Design System, start of the top module:
module System(
	clk,
	rst,
	mbed,
	select,
	GreenBlueServoOut,
	RedServoOut,
	BinRecycleServoOut,
	RedBlueServoOut,
	GreenOtherServoOut,
	dispenseBlueLED,
	dispenseComplete,
	dispenseGreenLED,
	dispenseRedLED,
	mainState,
	mbedOutput,
	results,
	sortBlueLED,
	sortComplete,
	sortGreenLED,
	sortRedLED
);
Settings: LEC_CHECK=0, ABC_AREA=0, CAP_MARGIN=20, CORE_MARGIN=2, CORE_UTILIZATION=72, CTS_CLUSTER_DIAMETER=354, CTS_CLUSTER_SIZE=10, HOLD_SLACK_MARGIN=0.29, PLACE_DENSITY_LB_ADDON=0.12, SETUP_SLACK_MARGIN=0.93, SLEW_MARGIN=20; clock period 3.16 ns.
run.sh (not shown) runs the stock make flow with config.mk's settings and CLKGATE_MAP_FILE=.
Rerun with:
- ABC_AREA: 0 -> unset
- CTS_CLUSTER_DIAMETER: 354 -> unset
- CTS_CLUSTER_SIZE: 10 -> unset
- HOLD_SLACK_MARGIN: 0.29 -> -0.08
- PLACE_DENSITY_LB_ADDON: 0.12 -> unset
- SETUP_SLACK_MARGIN: 0.93 -> 0.77
Effect: The changed run ran to the end with no violations; maximum frequency shrinks by about 5.6%; total power climbs by 4.6%; sequential share of layout area fell by 0.27 points; final cell count increases by 0.72%; utilization is higher by 0.49 points; count of clock-buffer cells in the layout is higher by 4.
Rerun with:
- CTS_CLUSTER_DIAMETER: unset -> 28
- CTS_CLUSTER_SIZE: unset -> 10
- PLACE_DENSITY_LB_ADDON: unset -> 0.14
- SETUP_SLACK_MARGIN: 0.77 -> 0.94
After rerunning:
- combinational power goes up by 11%
- wire length increases by 29%
- power rises by 38%
- clock power grows by 81%
- design area goes up by 8.4%

---

Starting RTL as in the previous note.
Settings: LEC_CHECK=0, ABC_AREA=1, CAP_MARGIN=20, CORE_ASPECT_RATIO=0.5, CORE_MARGIN=2, CORE_UTILIZATION=72, CTS_CLUSTER_DIAMETER=298, CTS_CLUSTER_SIZE=14, PLACE_DENSITY_LB_ADDON=0.21, SETUP_SLACK_MARGIN=0.95, SLEW_MARGIN=20; clock period 3.16 ns.
The first run went through all stages and came out clean.
Edit:
Settings changed: CTS_CLUSTER_SIZE 14 to 15, PLACE_DENSITY_LB_ADDON 0.21 to 0.18.
Total power went down by about 4.5%. Worst setup slack got worse by 0.024 ns. Synthesized cell count is unchanged. Die size does not change. Wire length went down by 2.3%.
Edit:
Settings changed: ABC_AREA 1 to default, CORE_ASPECT_RATIO 0.5 to default, CORE_UTILIZATION 72 to 70, CTS_CLUSTER_DIAMETER 298 to default, CTS_CLUSTER_SIZE 15 to default, PLACE_DENSITY_LB_ADDON 0.18 to default, SETUP_SLACK_MARGIN 0.95 to 0.01.
After rerunning: The changed run completed with no timing, DRC or antenna violations. Worst setup slack loses 0.66 ns. Die area falls by 3.3%. Routed wire length shrinks by 10%. Design area shrinks by about 2%. Flip-flop count is unchanged. Non-clock buffer count increases by 9. Clock skew came out higher by 0.018 ns. Register-to-register slack gets worse by 0.41 ns. Final cell count is lower by 19%. Clock power climbs by about 56%. Synthesized area came out lower by about 6%.
Edit:
Settings changed: CORE_UTILIZATION 70 to 72, CTS_CLUSTER_SIZE from default to 25, PLACE_DENSITY_LB_ADDON from default to 0.19, SETUP_SLACK_MARGIN 0.01 to 0.76.
Outcome: Final area hardly moves. Total power is lower slightly. Worst setup slack improves by 0.50 ns.
Edit:
Settings changed: CTS_CLUSTER_SIZE 25 to 10, HOLD_SLACK_MARGIN from default to 0.29, PLACE_DENSITY_LB_ADDON 0.19 to 0.17, SETUP_SLACK_MARGIN 0.76 to 0.93.
After rerunning: The new run produced a clean layout. Non-clock buffer count is unchanged. Sequential cell count does not change. Maximum frequency rises by 4.3%. Clock-buffer cell count falls by 7. Utilization falls by 0.44 points. Worst hold slack got worse by 0.0038 ns. Total power falls by 4.8%. Register-to-register slack improved by 0.02 ns.
Edit:
Settings changed: CORE_ASPECT_RATIO from default to 0.93, SETUP_SLACK_MARGIN 0.93 to 0.92, SLEW_MARGIN 20 to 40.
Count of clock-buffer cells in the layout does not change.
Register-to-register slack improved by 0.03 ns.
Die size hardly moves.
Total power is about the same.

---

v33:
System again, from the RTL that the note above started with.
clock: 4.36 ns
lec_check: 0
abc_area: 1
cap_margin: 30
cell_pad_in_sites_detail_placement: 2
core_aspect_ratio: 1.76
core_margin: 2
core_utilization: 40
cts_cluster_diameter: 284
max_routing_layer: met5
slew_margin: 20
Setup changes, v33 to v7
==> flow/config.mk <==
export PLATFORM = sky130hd
export DESIGN_NAME = System
export DESIGN_NICKNAME = System
export VERILOG_FILES = /design/flow/design.v
export SDC_FILE = /design/flow/constraint.sdc
export NUM_CORES = 4
export LEC_CHECK = 0
export CAP_MARGIN = 20
export CORE_MARGIN = 2
export CORE_UTILIZATION = 40
export SLEW_MARGIN = 20
==> flow/constraint.sdc <==
create_clock -name core_clock -period 6.97 [get_ports {clk}]
set_input_delay 1.3940 -clock core_clock [delete_from_list [all_inputs] [get_ports {clk}]]
set_output_delay 1.3940 -clock core_clock [all_outputs]
set_load 0.01 [all_outputs]
Findings:
- v7: flow completed, timing, DRC and antenna clean
- The fraction of the core area covered by cells at the end of the flow in v7 sits 0.71 points above the value recorded for v33.
- From v33 to v7 the numbers moved as follows: total wire length now smaller; combinational gate count now smaller; number of buffers added by the clock tree synthesis step now larger; number of well taps now smaller; post-route setup TNS comparable.
- Comparing sequential power for v33 and v7, the bigger number came from v33.
- Higher total core area goes to v33 over v7.
- The number of antenna violations at the first check in global routing was comparable across v33 and v7.
- v33 has a lower chip width than v7.
> inputs changed (v7 -> v9)
diff --git a/flow/config.mk b/flow/config.mk
--- a/flow/config.mk
+++ b/flow/config.mk
@@ -8,4 +8,5 @@
 export CAP_MARGIN = 20
 export CORE_MARGIN = 2
-export CORE_UTILIZATION = 40
+export CORE_UTILIZATION = 36
+export PLACE_DENSITY_LB_ADDON = 0.12
 export SLEW_MARGIN = 20
==> flow/constraint.sdc <==
create_clock -name core_clock -period 3.88 [get_ports {clk}]
set_input_delay 0.7760 -clock core_clock [delete_from_list [all_inputs] [get_ports {clk}]]
set_output_delay 0.7760 -clock core_clock [all_outputs]
set_load 0.01 [all_outputs]
==> results <==
Diff v9..v7 | total vias in the final route | negligible
The higher non-clock buffer count of v7 and v9 is in v9.
Area growth from synthesis to layout: v9 > v7
#### Input delta (v21 over v9)
diff --git a/flow/config.mk b/flow/config.mk
--- a/flow/config.mk
+++ b/flow/config.mk
@@ -8,5 +8,4 @@
 export CAP_MARGIN = 20
 export CORE_MARGIN = 2
-export CORE_UTILIZATION = 36
-export PLACE_DENSITY_LB_ADDON = 0.12
+export CORE_UTILIZATION = 65
 export SLEW_MARGIN = 20
==> flow/constraint.sdc <==
create_clock -name core_clock -period 4.79 [get_ports {clk}]
set_input_delay 0.9580 -clock core_clock [delete_from_list [all_inputs] [get_ports {clk}]]
set_output_delay 0.9580 -clock core_clock [all_outputs]
set_load 0.01 [all_outputs]
Results
- Compared with v9, in v21 power lost 25%; relative area change from synthesis to final layout lost 4.0 points.
- On insertion delay to the later sink of the worst-skew pair, the higher figure sits with v9, not v21.
- Diff v21..v9 | switching part of the total | negligible
- v21 vs. v9: routed wire length saw a decrease, global-route usage saw an increase, met2 track utilization from global routing saw an increase, worst hold slack saw an increase, worst setup slack saw an increase.
- In the tables for v21 and v9, weighted congestion at the end of routability-driven global placement reads higher with v21.
- In v21, the count of vias placed by the detailed router came out about 0.9% above the value in v9.

---

Setup of wip/quartz:
System again, from the RTL that the note above started with.
clock: 4.36 ns
lec_check: 0
abc_area: 1
cap_margin: 30
core_aspect_ratio: 1.76
core_margin: 2
core_utilization: 40
cts_cluster_diameter: 299
hold_slack_margin: 0.2
max_routing_layer: met4
slew_margin: 20
Inputs modified between wip/quartz and wip/lagoon:
Settings: removing CTS_CLUSTER_DIAMETER (formerly 299); removing MAX_ROUTING_LAYER (formerly met4); changing CORE_UTILIZATION from 40 to 72; removing HOLD_SLACK_MARGIN (formerly 0.2); removing CORE_ASPECT_RATIO (formerly 1.76); changing CAP_MARGIN from 30 to 20; changing the clock period (ns, I/O delays scaled along) from 4.36 to 5.27.
==> comparison <==
- wip/lagoon: full flow OK, the timing, design-rule and antenna checks passed
- wip/lagoon does worse than wip/quartz on tightest slew margin relative to the limit.
- Compared with wip/quartz, wip/lagoon shows a higher first-iteration DRC count.
- Summary of the comparison: die extent in y is lower in wip/lagoon, relative to wip/quartz.
- Between wip/lagoon and wip/quartz, it is wip/lagoon whose setup slack is higher, by 0.080 ns.
- Going from wip/quartz to wip/lagoon, routed wire length moved down; global-route track usage on met1 went up 18 points.
- wip/quartz has lower core utilization of the finished layout than wip/lagoon.
## Diff of input files: wip/fjord against wip/lagoon
Settings: ABC_AREA removed (was 1); CORE_UTILIZATION changed from 72 to 35; the clock period (ns, I/O delays scaled along) changed from 5.27 to 5.68.
### Flow results
Buffer share of cell area, wip/lagoon and wip/fjord: higher on wip/fjord. Lower minimum setup slack in the final design was reported by wip/lagoon, not wip/fjord. On area added between synthesis and finish: wip/fjord sits above wip/lagoon. wip/fjord: largest voltage drop on the vdd net lower than wip/lagoon. Compared with wip/lagoon, in wip/fjord flop-to-flop setup slack fell 0.12 ns; first-iteration DRC count has decreased; critical path data required time shows an increase of 0.32 ns; clock slew at the register clock pins of the worst setup and hold paths closely matched the old numbers.
> inputs changed (wip/fjord -> wip/harbor)
Settings: SETUP_SLACK_MARGIN: unset -> 0.59; CORE_UTILIZATION: 35 -> 72; the clock period (ns, I/O delays scaled along): 5.68 -> 3.42.
### Flow results
Taking wip/fjord as the reference, in wip/harbor proportion of cell area spent on the clock network roughly the same, final-layout clock buffer total went down, global-route usage over all layers has increased, number of nets in the layout now sits at about the same level, combinational share of cell area rose by 0.89 points.
#### Input delta (wip/indigo over wip/harbor)
Settings: ABC_AREA: unset -> 1; SETUP_SLACK_MARGIN: 0.59 -> unset; CTS_CLUSTER_DIAMETER: unset -> 298; the clock period (ns, I/O delays scaled along): 3.42 -> 4.7.
==> results <==
Each of the runs, namely wip/harbor and wip/indigo, reached the end of the flow and came out clean.
For the combinational power share, wip/indigo came in 1.6 points higher than wip/harbor did.
wip/indigo vs wip/harbor, instance count: wip/indigo higher
Going from wip/harbor to wip/indigo, part of the cycle the worst path needs increased 0.75 points; portion of total power attributed to the clock network increased 0.9 points; met2 layer usage reported by global route increased 6.0 points; reported clock group power decreased about 22%.
Diff wip/harbor and wip/indigo: worst setup slack after layout lower in wip/harbor
Between wip/harbor and wip/indigo, net switching fraction of the power is lower for wip/harbor, wip/indigo comes in above that.
On wip/indigo: hold slack is 0.028 ns lower than what wip/harbor gave.
Summary of wip/indigo over wip/harbor: final core utilization increased 0.75 points, total die area now larger.
## Diff of input files: wip/umber against wip/indigo
Settings: CTS_CLUSTER_DIAMETER: 298 -> unset; ABC_AREA: 1 -> unset; CORE_UTILIZATION: 72 -> 40; the clock period (ns, I/O delays scaled along): 4.7 -> 5.68.
Findings:
- wip/umber went all the way through the flow, and no timing, DRC or antenna check failed.
- In the reports for wip/umber and wip/indigo, the smaller register-to-register slack belongs to wip/indigo.
- Comparing post-synth net total for wip/umber and wip/indigo, the smaller number came from wip/umber.
- Delta (wip/umber minus wip/indigo): core utilization decreased by 36 points relative to the old numbers, critical path data arrival time increased by 0.08 ns relative to the old numbers, part of the power in registers increased by 0.8 points relative to the old numbers, count of unique library cells instantiated by Yosys increased by 19 relative to the old numbers.
- Diff wip/indigo -> wip/umber | portion of total power attributed to combinational logic | decrease of 1.9 points
- wip/umber gives more adder and majority cell fraction of the synthesized area than wip/indigo did.
- Final cell count: wip/umber vs wip/indigo down 11%
No activity file was given, so power comes from the tool's default toggle rates.
